Design div_iter, start of the top module:
module div_iter (
  input div_clk,
  input resetn,
  input div,
  input div_signed,
  input [31:0] x,
  input [31:0] y,
  output [31:0]s,
  output [31:0] r,
  output reg complete
  );
export LEC_CHECK = 0
export ABC_AREA = 1
export CAP_MARGIN = 20
export CORE_MARGIN = 2
export CORE_UTILIZATION = 72
export CTS_CLUSTER_DIAMETER = 373
export CTS_CLUSTER_SIZE = 95
export PLACE_DENSITY = 0.38
export SETUP_SLACK_MARGIN = 0.12
export SLEW_MARGIN = 20
create_clock -name core_clock -period 1.71 [get_ports {div_clk}]
run.sh (not shown) runs the stock make flow with config.mk's settings and CLKGATE_MAP_FILE=.
The starting point never finished: it broke off in 3_5_place_dp.
==> next run, changes <==
- ABC_AREA: 1 -> unset
- CTS_CLUSTER_DIAMETER: 373 -> 202
- CTS_CLUSTER_SIZE: 95 -> 36
- PLACE_DENSITY: 0.38 -> 0.82
- SETUP_SLACK_MARGIN: 0.12 -> unset
- clock period: 1.71 -> 4.13 ns (I/O delays scaled with it)
Now the flow failed in 5_1_grt with GRT-0232; die size came out lower by 11%; area after synthesis fell by 11%; synthesized cell count falls by 29%.
==> next run, changes <==
- CORE_UTILIZATION: 72 -> 56
- CTS_CLUSTER_DIAMETER: 202 -> unset
- CTS_CLUSTER_SIZE: 36 -> unset
- PLACE_DENSITY: 0.82 -> unset
- clock period: 4.13 -> 1.89 ns (I/O delays scaled with it)
What happened: The new run failed in 5_1_grt; die size is higher by 28%; area after synthesis does not change; synthesized cell count does not change.

== amber ==
Starting RTL as in the previous note.
clock: 5.0 ns
lec_check: 0
cap_margin: 20
core_aspect_ratio: 0.5
core_margin: 7
core_utilization: 66
cts_cluster_diameter: 314
cts_cluster_size: 46
place_density: 0.35
setup_slack_margin: -0.07
slew_margin: 20
tns_end_percent: 5
--- input diff amber..pepper ---
Settings: CTS_CLUSTER_SIZE removed (was 46); CTS_CLUSTER_DIAMETER removed (was 314); PLACE_DENSITY removed (was 0.35); CORE_UTILIZATION changed from 66 to 40; CORE_ASPECT_RATIO removed (was 0.5); TNS_END_PERCENT removed (was 5); SETUP_SLACK_MARGIN removed (was -0.07); CORE_MARGIN changed from 7 to 2.
[summary]
[pepper] worst path required time rose 1.17 ns relative to amber
STATUS cell area: pepper loses against amber
STATUS total power of the final layout: pepper wins against amber
Diff pepper..amber | total clock buffers created by CTS | unchanged
Routed length on met2: higher on amber
Critical path buffer and inverter count: lower on amber
Between pepper and amber, met2 track demand over resource in global routing is lower for pepper, amber comes in above that.
Run comparison: amber type of the worst setup path register to primary output; pepper type of the worst setup path register to register
amber -> pepper: worst hold slack flat
The following lists how raven was set up differently from pepper:
Settings: CORE_UTILIZATION now 53, was 40; the clock period (ns, I/O delays scaled along) now 4.72, was 5.0.
- raven vs pepper on number of cells upsized or downsized after cts: raven is the higher one.
- Comparing raven against pepper, there is no change at all in aggregate negative setup slack.
- Taking pepper as the reference point, the placed standard-cell area of raven falls by about 0.32%.
- raven reached the final stage; the timing, design-rule and antenna checks on its layout passed.
- Taking pepper as the reference point, the data arrival at the endpoint of the critical path of raven falls by 1.23 ns.
- raven against pepper: final worst-path setup slack shrank by 0.17 ns; final area held steady.
- raven -> pepper: final hold violation count delta 0, exact match
- Measured against each other, pepper and raven differ in met2 demand-to-capacity share in global routing, the higher figure coming from raven.
The inputs of garnet differ from those of raven as listed below.
Settings: a change of CORE_UTILIZATION from 53 to 72; an added PLACE_DENSITY of 0.92; a change of the clock period (ns, I/O delays scaled along) from 4.72 to 4.4.
--- outcome ---
- garnet: flow complete, layout not clean; failing: negative setup slack
- Delta (garnet minus raven): sequential group share of total power went down; clock-buffer cell count moved up.
- On design area: between raven and garnet, it ends up lower for raven.
- A critical-path cell with the highest stage delay of clkdlybuf4s50_1 is what raven shows, while or4_1 belongs to garnet.
- garnet ended with more global-route usage than raven.
- Per the comparison of garnet with raven, sequential share of cell area dropped 0.52 points; hold slack climbed 0.013 ns; wire length on met3 climbed 270%.
The following lists how xenon was set up differently from garnet:
Settings: a change of PLACE_DENSITY from 0.92 to 0.82; an added CTS_CLUSTER_SIZE of 36; a change of the clock period (ns, I/O delays scaled along) from 4.4 to 3.99.
## What came out
Number of buffers created by CTS came out exactly the same in garnet and xenon.
xenon ended up with a higher number of buffers added for setup after CTS than garnet did.
Diff xenon..garnet | core footprint | unchanged
xenon | ERROR | global routing
Die size across garnet and xenon: no real change.
In xenon, the worst slack after detailed placement came out 0.056 ns below the value in garnet.
--- input diff xenon..fjord ---
Settings: MAX_ROUTING_LAYER now met4, previously not set; PLACE_DENSITY now 0.37, was 0.82; ABC_AREA now 1, previously not set; CTS_CLUSTER_DIAMETER now 205, previously not set; CTS_CLUSTER_SIZE no longer set, was 36; the clock period (ns, I/O delays scaled along) now 3.42, was 3.99.
--- outcome ---
As for a clean layout from fjord and xenon, there is none. For xenon, the flow was terminated by a tool error in global routing and produced no final design. fjord vs xenon: initial cell density of the core down in fjord. Number of core rows went up by a few percent going from xenon to fjord. Share of synthesized cell area in and-or and or-and compound cells for fjord: 5.8 points down relative to xenon. Of fjord and xenon, the run reporting the lower detailed-placement wirelength estimate was xenon. xenon -> fjord: post-synth area from yosys stat increased by more than 10%. On cell area after technology mapping, fjord does worse than xenon. Summary of the comparison: die size is higher in fjord, relative to xenon.

P:
div_iter again, from the RTL that the note above started with.
==> flow/design.v (excerpt) <==
module div_iter (
  input div_clk,
  input resetn,
  input div,
  input div_signed,
  input [31:0] x,
  input [31:0] y,
  output [31:0]s,
  output [31:0] r,
  output reg complete
  );
  wire s_sign;
  wire r_sign;
  wire [31:0] x_abs;
  wire [31:0] y_abs;
  assign s_sign = div_signed ? (x[31] ^ y[31]) : 1'b0;
  assign r_sign = div_signed ? x[31] : 1'b0;
  assign x_abs  = div_signed ? (x[31] ? ~x + 32'd1 : x) : x;
  assign y_abs  = div_signed ? (y[31] ? ~y + 32'd1 : y) : y;
  wire [63:0] op_x_tmp;
  wire [32:0] op_x_high;
  wire        op_x_update;
  wire [32:0] sub_res;
  wire [31:0] r_tmp;
  wire [31:0] s_tmp1;
  reg  [63:0] op_x;
  reg  [32:0] op_y;
  reg  [5:0]  count;
  reg  [31:0] s_tmp;
  always @ ( posedge div_clk )
  begin
    if(!resetn)
    begin
      complete <= 1'b0;
      count    <= 6'd0;
      s_tmp    <= 32'd0;
    end
    else if(div&&!complete)
    begin
      if(count == 6'd0)
      begin
        op_x <= {32'd0,x_abs};
        op_y <= {1'b0,y_abs};
      end
      else if(op_x_update)
      begin
        op_x <= {sub_res,op_x_tmp[30:0]};
      end
      else if(!op_x_update)
        op_x <= op_x_tmp;
      count <= count == 6'd32 ? 6'd0 : count + 6'd1;
      complete <= count == 6'd32 ? 1'b1 : complete;
      s_tmp <= {s_tmp1[31:1],op_x_update};
    end
    else if(complete)
      complete <= 1'b0;
  end
assign s_tmp1 = (count == 6'd0) ? s_tmp : s_tmp << 1;
assign op_x_tmp = (count == 6'd0 || count == 6'd1) ? op_x : op_x << 1;
assign op_x_high = op_x_tmp[63:31];
assign sub_res = op_x_high + ~op_y + 1;
assign op_x_update = ~sub_res[32];
assign r_tmp = complete ? op_x[62:31] : 32'd0;
assign s = div_signed ? (s_sign ? ~s_tmp + 32'd1 : s_tmp) : s_tmp;
assign r = div_signed ? (r_sign ? ~r_tmp + 32'd1 : r_tmp) : r_tmp;
endmodule  
make LEC_CHECK=0 ABC_AREA=1 CAP_MARGIN=15 CELL_PAD_IN_SITES_DETAIL_PLACEMENT=2 CELL_PAD_IN_SITES_GLOBAL_PLACEMENT=1 CORE_MARGIN=4 CORE_UTILIZATION=40 CTS_CLUSTER_DIAMETER=97 CTS_CLUSTER_SIZE=57 GPL_ROUTABILITY_DRIVEN=0 PLACE_DENSITY_LB_ADDON=0.28 SETUP_SLACK_MARGIN=0.46 SLEW_MARGIN=20 TNS_END_PERCENT=40 finish   # period 2.95 ns
Tool error DPL-0033 stopped P during 3_5_place_dp; no final results.
## Diff of input files: Q against P
- a deleted ABC_AREA that had been 1
- a deleted CTS_CLUSTER_SIZE that had been 57
- a deleted SETUP_SLACK_MARGIN that had been 0.46
- a deleted CTS_CLUSTER_DIAMETER that had been 97
- an added PLACE_DENSITY of 0.47
- a deleted PLACE_DENSITY_LB_ADDON that had been 0.28
- a change of CAP_MARGIN from 15 to 20
- a deleted CELL_PAD_IN_SITES_GLOBAL_PLACEMENT that had been 1
- a deleted TNS_END_PERCENT that had been 40
- a change of CORE_MARGIN from 4 to 2
- a deleted CELL_PAD_IN_SITES_DETAIL_PLACEMENT that had been 2
- a change of the clock period (ns, I/O delays scaled along) from 2.95 to 5.0
[summary]
- Q closes out successfully: all stages finished, all timing, DRC and antenna checks passed.
- Q — initial cell density of the core 0.36 points higher, P as reference
- [compare] base=P new=Q: yosys stat cell total went down, adder-cell share of the synthesized area went up.
- In the flow results for Q and P, the area fraction in mux cells is larger on Q.
- Compared with P, in Q synthesized netlist cell count -516, die span in x fell 14 um, summed standard-cell area reported by yosys now sits lower.
- Relative to P, area of the mapped netlist decreased by about 11% in Q.
- Note that the overall die height recorded for P amounts to 1.09 times the value seen in Q.
- As far as total I/O pin count goes, P and Q are indistinguishable; the numbers are identical.
The inputs of R differ from those of Q as listed below.
- CAP_MARGIN changed from 20 to 25
- CTS_CLUSTER_DIAMETER newly set to 338
- TNS_END_PERCENT newly set to 75
- CELL_PAD_IN_SITES_DETAIL_PLACEMENT newly set to 2
- PLACE_DENSITY removed (was 0.47)
R completed end to end; final checks failed (setup timing).
Sequential group share of total power (R over Q): decrease, 3.7 points
Compared with Q, R degrades first-pass GRT wire length.
Sum of internal, switching and leakage power, R vs Q: up by more than 10%
R: global router's overall resource usage 17 points above Q
Between Q and R, the register area figures differ only marginally.
On post-layout instance area, R does worse than Q.
Going from Q to R, the detailed-route wire length was found to have gone up by 110%.
For the peak clock frequency supported by timing, R came in 19 MHz lower than Q did.
For the power consumed by combinational cells, R came in 32% higher than Q did.
Power is estimated from default activity; no workload was simulated.
